==> flow/design.v <==
`timescale 1ns / 1ps
module decoder(
    input [1:0] in,
    output reg [3:0] out
    );
    always @(*) begin
        case(in)
            2'b00: out = 4'b1000;
            2'b01: out = 4'b0100;
            2'b10: out = 4'b0010;
            2'b11: out = 4'b0001;
        endcase
    end
endmodule
`timescale 1ns / 1ps
module ARITHMATIC_UNIT #(parameter width = 16)(
    input [width - 1:0] A,
    input [width - 1:0] B,
    input [1:0] ALU_FUN,
    input clk,rst,
    input Arith_Enable,
    output reg [width - 1:0] Arith_OUT,
    output reg Carry_OUT,
    output reg Arith_Flag
    );
    always@(posedge clk or negedge rst) begin
        if (!rst) begin
            Arith_OUT <= 0;
            Arith_Flag <= 0;
            Carry_OUT <= 0;        
        end
        else if (Arith_Enable) begin
            Arith_OUT <= 0;
            Carry_OUT <= 0;
            Arith_Flag <= 1;
            case (ALU_FUN)
                2'b00:
                begin
                    {Carry_OUT,Arith_OUT} <= A+B;
                end
                2'b01:
                begin
                    {Carry_OUT,Arith_OUT} <= A-B;
                end
                2'b10:
                begin
                    {Carry_OUT,Arith_OUT} <= A*B;
                end                
                2'b11:
                begin
                    {Carry_OUT,Arith_OUT} <= (B == 0) ? {1'b0, {width{1'b1}}} : A/B;
                end                
            endcase
        end
        else begin
            Arith_OUT <= 0;
            Arith_Flag <= 0;
            Carry_OUT <= 0;            
        end
    end
endmodule
`timescale 1ns / 1ps
module Logic_Unit #(parameter width = 16)(
    input [width - 1:0] A,
    input [width - 1:0] B,
    input [1:0] ALU_FUN,
    input clk,rst,
    input Logic_Enable,
    output reg [width - 1:0] Logic_OUT,
    output reg Logic_Flag
    );
 always@(posedge clk or negedge rst) begin
        if (!rst) begin
            Logic_OUT <= 0;
            Logic_Flag <= 0;
        end
        else if (Logic_Enable) begin
            Logic_OUT <= 0;
            Logic_Flag <= 1;
            case (ALU_FUN)
                2'b00:
                begin
                    Logic_OUT <= A&B;
                end
                2'b01:
                begin
                    Logic_OUT <= A|B;
                end
                2'b10:
                begin
                    Logic_OUT <= ~(A&B);
                end                
                2'b11:
                begin
                    Logic_OUT <= ~(A|B);
                end                
            endcase
        end
        else begin
            Logic_OUT <= 0;
            Logic_Flag <= 0;
        end
    end
endmodule
`timescale 1ns / 1ps
module CMP_Unit #(parameter width = 16)(
    input [width - 1:0] A,
    input [width - 1:0] B,
    input [1:0] ALU_FUN,
    input clk,rst,
    input CMP_Enable,
    output reg [width - 1:0] CMP_OUT,
    output reg CMP_Flag
    );
always@(posedge clk or negedge rst) begin
        if (!rst) begin
            CMP_OUT <= 0;
            CMP_Flag <= 0;
        end
        else if (CMP_Enable) begin
            CMP_OUT <= 0;
            CMP_Flag <= 1;
            case (ALU_FUN)
                2'b00:
                begin
                    CMP_OUT <= 0;
                end
                2'b01:
                begin
                    CMP_OUT <= (A==B);
                end
                2'b10:
                begin
                    CMP_OUT <= (A>B)? 2:0;
                end                
                2'b11:
                begin
                    CMP_OUT <= (A<B)? 3:0;
                end                
            endcase
        end
        else begin
            CMP_OUT <= 0;
            CMP_Flag <= 0;
        end
    end
endmodule
`timescale 1ns / 1ps
module Shift_Unit #(parameter width = 16)(
    input [width - 1:0] A,
    input [width - 1:0] B,
    input [1:0] ALU_FUN,
    input clk,rst,
    input Shift_Enable,
    output reg [width - 1:0] Shift_OUT,
    output reg Shift_Flag
    );
always@(posedge clk or negedge rst) begin
        if (!rst) begin
            Shift_OUT <= 0;
            Shift_Flag <= 0;
        end
        else if (Shift_Enable) begin
            Shift_OUT <= 0;
            Shift_Flag <= 1;
            case (ALU_FUN)
                2'b00:
                begin
                    Shift_OUT <= A>>1;
                end
                2'b01:
                begin
                    Shift_OUT <= A<<1;
                end
                2'b10:
                begin
                    Shift_OUT <= B>>1;
                end                
                2'b11:
                begin
                    Shift_OUT <= B<<1;
                end                
            endcase
        end
        else begin
            Shift_OUT <= 0;
            Shift_Flag <= 0;
        end
    end
endmodule
`timescale 1ns / 1ps
module ALU_TOP #(parameter width = 16)(
    input [width - 1:0] A,
    input [width - 1:0] B,
    input [3:0] ALU_FUN,
    input clk,rst,
    output  [width - 1:0] Arith_OUT,
    output  Carry_OUT,
    output  Arith_Flag,
    output  [width - 1:0] Logic_OUT,
    output  Logic_Flag,
    output  [width - 1:0] CMP_OUT,
    output  CMP_Flag,
    output  [width - 1:0] Shift_OUT,
    output  Shift_Flag
    );
wire [3:0] enables;
decoder d0 (ALU_FUN[3:2],enables);
ARITHMATIC_UNIT #(width) d1 (A,B,ALU_FUN[1:0],clk,rst,enables[3],Arith_OUT,Carry_OUT,Arith_Flag);
Logic_Unit #(width) d2 (A,B,ALU_FUN[1:0],clk,rst,enables[2],Logic_OUT,Logic_Flag);
CMP_Unit #(width) d3 (A,B,ALU_FUN[1:0],clk,rst,enables[1],CMP_OUT,CMP_Flag);
Shift_Unit #(width) d4 (A,B,ALU_FUN[1:0],clk,rst,enables[0],Shift_OUT,Shift_Flag);
endmodule
clock: 40.6 ns
lec_check: 0
abc_area: 1
cap_margin: 25
cell_pad_in_sites_detail_placement: 1
cell_pad_in_sites_global_placement: 0
core_margin: 3
core_utilization: 21
cts_cluster_diameter: 344
cts_cluster_size: 84
gpl_routability_driven: 0
gpl_timing_driven: 0
hold_slack_margin: 0.14
min_routing_layer: met2
place_density_lb_addon: 0.14
setup_slack_margin: -2.0
slew_margin: 10
tns_end_percent: 80
run.sh (not shown) runs the stock make flow with config.mk's settings and CLKGATE_MAP_FILE=.
The baseline ran to the end with no violations.
Next try:
ABC_AREA = not set   (was 1)
CAP_MARGIN = 5   (was 25)
CELL_PAD_IN_SITES_DETAIL_PLACEMENT = not set   (was 1)
CORE_MARGIN = 2   (was 3)
CORE_UTILIZATION = 55   (was 21)
CTS_CLUSTER_DIAMETER = not set   (was 344)
CTS_CLUSTER_SIZE = not set   (was 84)
GPL_ROUTABILITY_DRIVEN = not set   (was 0)
GPL_TIMING_DRIVEN = not set   (was 0)
HOLD_SLACK_MARGIN = not set   (was 0.14)
MIN_ROUTING_LAYER = not set   (was met2)
SETUP_SLACK_MARGIN = not set   (was -2.0)
SLEW_MARGIN = 20   (was 10)
TNS_END_PERCENT = 30   (was 80)
clock period = 57.9 ns   (was 40.6 ns; I/O delays follow)
What happened: Count of clock-buffer cells in the layout does not change. Hold slack gains 3.7 ns. Routed wire length went down by 22%. Sequential power went down by 30%. Power went down by 27%. Final cell count went down by 29%. Design area went down by 6.3%.
Next try:
CAP_MARGIN = 20   (was 5)
CELL_PAD_IN_SITES_GLOBAL_PLACEMENT = not set   (was 0)
CORE_UTILIZATION = 20   (was 55)
PLACE_DENSITY_LB_ADDON = not set   (was 0.14)
TNS_END_PERCENT = not set   (was 30)
clock period = 32.5 ns   (was 57.9 ns; I/O delays follow)
After rerunning:
- setup slack loses 13 ns
- routed wire length went up by 9.7%
- total power went up by 88%
- die area went up to 2.7 times its value
- clock power went up by 75%
- combinational power went up by 91%
- hold slack loses 5.1 ns
- cell area went up by 17%
Next try:
ABC_AREA = 1   (was not set)
CORE_UTILIZATION = 67   (was 20)
CTS_CLUSTER_SIZE = 98   (was not set)
clock period = 33.0 ns   (was 32.5 ns; I/O delays follow)
What happened:
- routed wire length decreases by 11%
- worst setup slack gains 0.38 ns
- critical path depth increases by 86
- utilization increases by 53 points
- die size decreases by 70%
- synthesized cell count increases by 14%
- area after synthesis decreases by 0.69%
- final area decreases by 9.5%
- final cell count decreases by 16%
- clock-buffer cell count stays the same
Next try:
CELL_PAD_IN_SITES_GLOBAL_PLACEMENT = 1   (was not set)
CORE_ASPECT_RATIO = 0.5   (was not set)
CORE_MARGIN = 7   (was 2)
CORE_UTILIZATION = 60   (was 67)
CTS_CLUSTER_DIAMETER = 287   (was not set)
CTS_CLUSTER_SIZE = 100   (was 98)
SLEW_MARGIN = 40   (was 20)
TNS_END_PERCENT = 5   (was not set)
=> Utilization went down by 7.9 points; fmax went up by 2.1%; setup slack is better by 0.66 ns; clock power went down by about 2%; final area went down by 0.76%; non-clock buffer count went down by 13; sequential power hardly moves; via count went down by 4.7%.


RTL: the design.v shown in full above, as it stands there.
clock: 12.0 ns
lec_check: 0
abc_area: 1
cap_margin: 20
core_margin: 2
core_utilization: 71
cts_cluster_diameter: 357
place_density: 0.36
setup_slack_margin: 1.75
slew_margin: 20
The baseline did not get past clock tree synthesis with DPL-0038.
Next try:
ABC_AREA = not set   (was 1)
CORE_UTILIZATION = 40   (was 71)
CTS_CLUSTER_DIAMETER = not set   (was 357)
PLACE_DENSITY = not set   (was 0.36)
SETUP_SLACK_MARGIN = not set   (was 1.75)
clock period = 33.0 ns   (was 12.0 ns; I/O delays follow)
This time the run finished clean.
Die size increases by 76%.
Synthesized area went up by 0.69%.
Synthesized cell count is lower by 12%.


RTL: the design.v shown in full above, as it stands there.
export LEC_CHECK = 0
export CAP_MARGIN = 40
export CELL_PAD_IN_SITES_GLOBAL_PLACEMENT = 0
export CORE_MARGIN = 2
export CORE_UTILIZATION = 55
export CTS_CLUSTER_DIAMETER = 273
export CTS_CLUSTER_SIZE = 100
export PLACE_DENSITY_LB_ADDON = 0.14
export SLEW_MARGIN = 20
export TNS_END_PERCENT = 30
create_clock -name core_clock -period 57.9 [get_ports {clk}]
The starting point finished clean.
Rerun with:
==> flow/config.mk (replaced) <==
export PLATFORM = sky130hd
export DESIGN_NAME = ALU_TOP
export DESIGN_NICKNAME = ALU_TOP
export VERILOG_FILES = /design/flow/design.v
export SDC_FILE = /design/flow/constraint.sdc
export NUM_CORES = 4
export LEC_CHECK = 0
export CAP_MARGIN = 20
export CORE_MARGIN = 2
export CORE_UTILIZATION = 40
export SLEW_MARGIN = 20
==> flow/constraint.sdc (replaced) <==
create_clock -name core_clock -period 32.5 [get_ports {clk}]
set_input_delay 6.5000 -clock core_clock [delete_from_list [all_inputs] [get_ports {clk}]]
set_output_delay 6.5000 -clock core_clock [all_outputs]
set_load 0.01 [all_outputs]
=>
- The new run went through all stages and came out clean
- routed wire length goes up by 10%
- worst hold slack got worse by 5.1 ns
- final cell count rises by about 15%
- power rises by about 90%
- die size goes up by 37%
- cell area rose by 16%
- worst setup slack loses 14 ns
- critical path depth rose by 2
- sequential power goes up by about 80%
- via count grows by 5.0%
- global-route usage goes down by 7.8 points
Rerun with:
--- a/flow/config.mk
+++ b/flow/config.mk
@@ -10 +10 @@
-export CORE_UTILIZATION = 40
+export CORE_UTILIZATION = 68
==> flow/constraint.sdc (replaced) <==
create_clock -name core_clock -period 16.8 [get_ports {clk}]
set_input_delay 3.3600 -clock core_clock [delete_from_list [all_inputs] [get_ports {clk}]]
set_output_delay 3.3600 -clock core_clock [all_outputs]
set_load 0.01 [all_outputs]
With this change the flow never finished: it broke off in 4_1_cts with DPL-0033.
Die size drops by 40%.
Synthesized area stays the same.
Synthesized cell count is unchanged.
Rerun with:
--- a/flow/config.mk
+++ b/flow/config.mk
@@ -7,0 +8 @@
+export ABC_AREA = 1
@@ -10,2 +11,6 @@
-export CORE_UTILIZATION = 68
-export SLEW_MARGIN = 20
+export CORE_UTILIZATION = 72
+export CTS_CLUSTER_DIAMETER = 27
+export CTS_CLUSTER_SIZE = 72
+export PLACE_DENSITY = 0.37
+export SETUP_SLACK_MARGIN = -0.79
+export SLEW_MARGIN = 40
Effect: Now the flow ended with an error in 5_1_grt (GRT-0116); synthesized area came out lower slightly; die area drops by a few percent; synthesized cell count is higher by roughly a tenth.
Rerun with:
==> flow/config.mk (replaced) <==
export PLATFORM = sky130hd
export DESIGN_NAME = ALU_TOP
export DESIGN_NICKNAME = ALU_TOP
export VERILOG_FILES = /design/flow/design.v
export SDC_FILE = /design/flow/constraint.sdc
export NUM_CORES = 4
export LEC_CHECK = 0
export CAP_MARGIN = 20
export CORE_MARGIN = 2
export CORE_UTILIZATION = 59
export SLEW_MARGIN = 20
==> flow/constraint.sdc (replaced) <==
create_clock -name core_clock -period 18.1 [get_ports {clk}]
set_input_delay 3.6200 -clock core_clock [delete_from_list [all_inputs] [get_ports {clk}]]
set_output_delay 3.6200 -clock core_clock [all_outputs]
set_load 0.01 [all_outputs]
After rerunning: The changed run finished with setup timing left; die size grows by 22%; synthesized cell count fell by 12%; area after synthesis climbs by 0.69%.
Rerun with:
--- a/flow/config.mk
+++ b/flow/config.mk
@@ -10 +10,2 @@
-export CORE_UTILIZATION = 59
+export CORE_UTILIZATION = 40
+export SETUP_SLACK_MARGIN = 4.62
==> flow/constraint.sdc (replaced) <==
create_clock -name core_clock -period 32.5 [get_ports {clk}]
set_input_delay 6.5000 -clock core_clock [delete_from_list [all_inputs] [get_ports {clk}]]
set_output_delay 6.5000 -clock core_clock [all_outputs]
set_load 0.01 [all_outputs]
=> The new run produced a clean layout. Utilization fell by 37 points. First-iteration DRC count fell by 55%. Sequential share of layout area rose by 0.77 points. Total power fell by 51%. Worst setup slack improves by 14 ns. Non-clock buffer count fell by 379. Critical path depth fell by 4. Wire length fell by 21%.
Power is estimated from default activity; no workload was simulated.
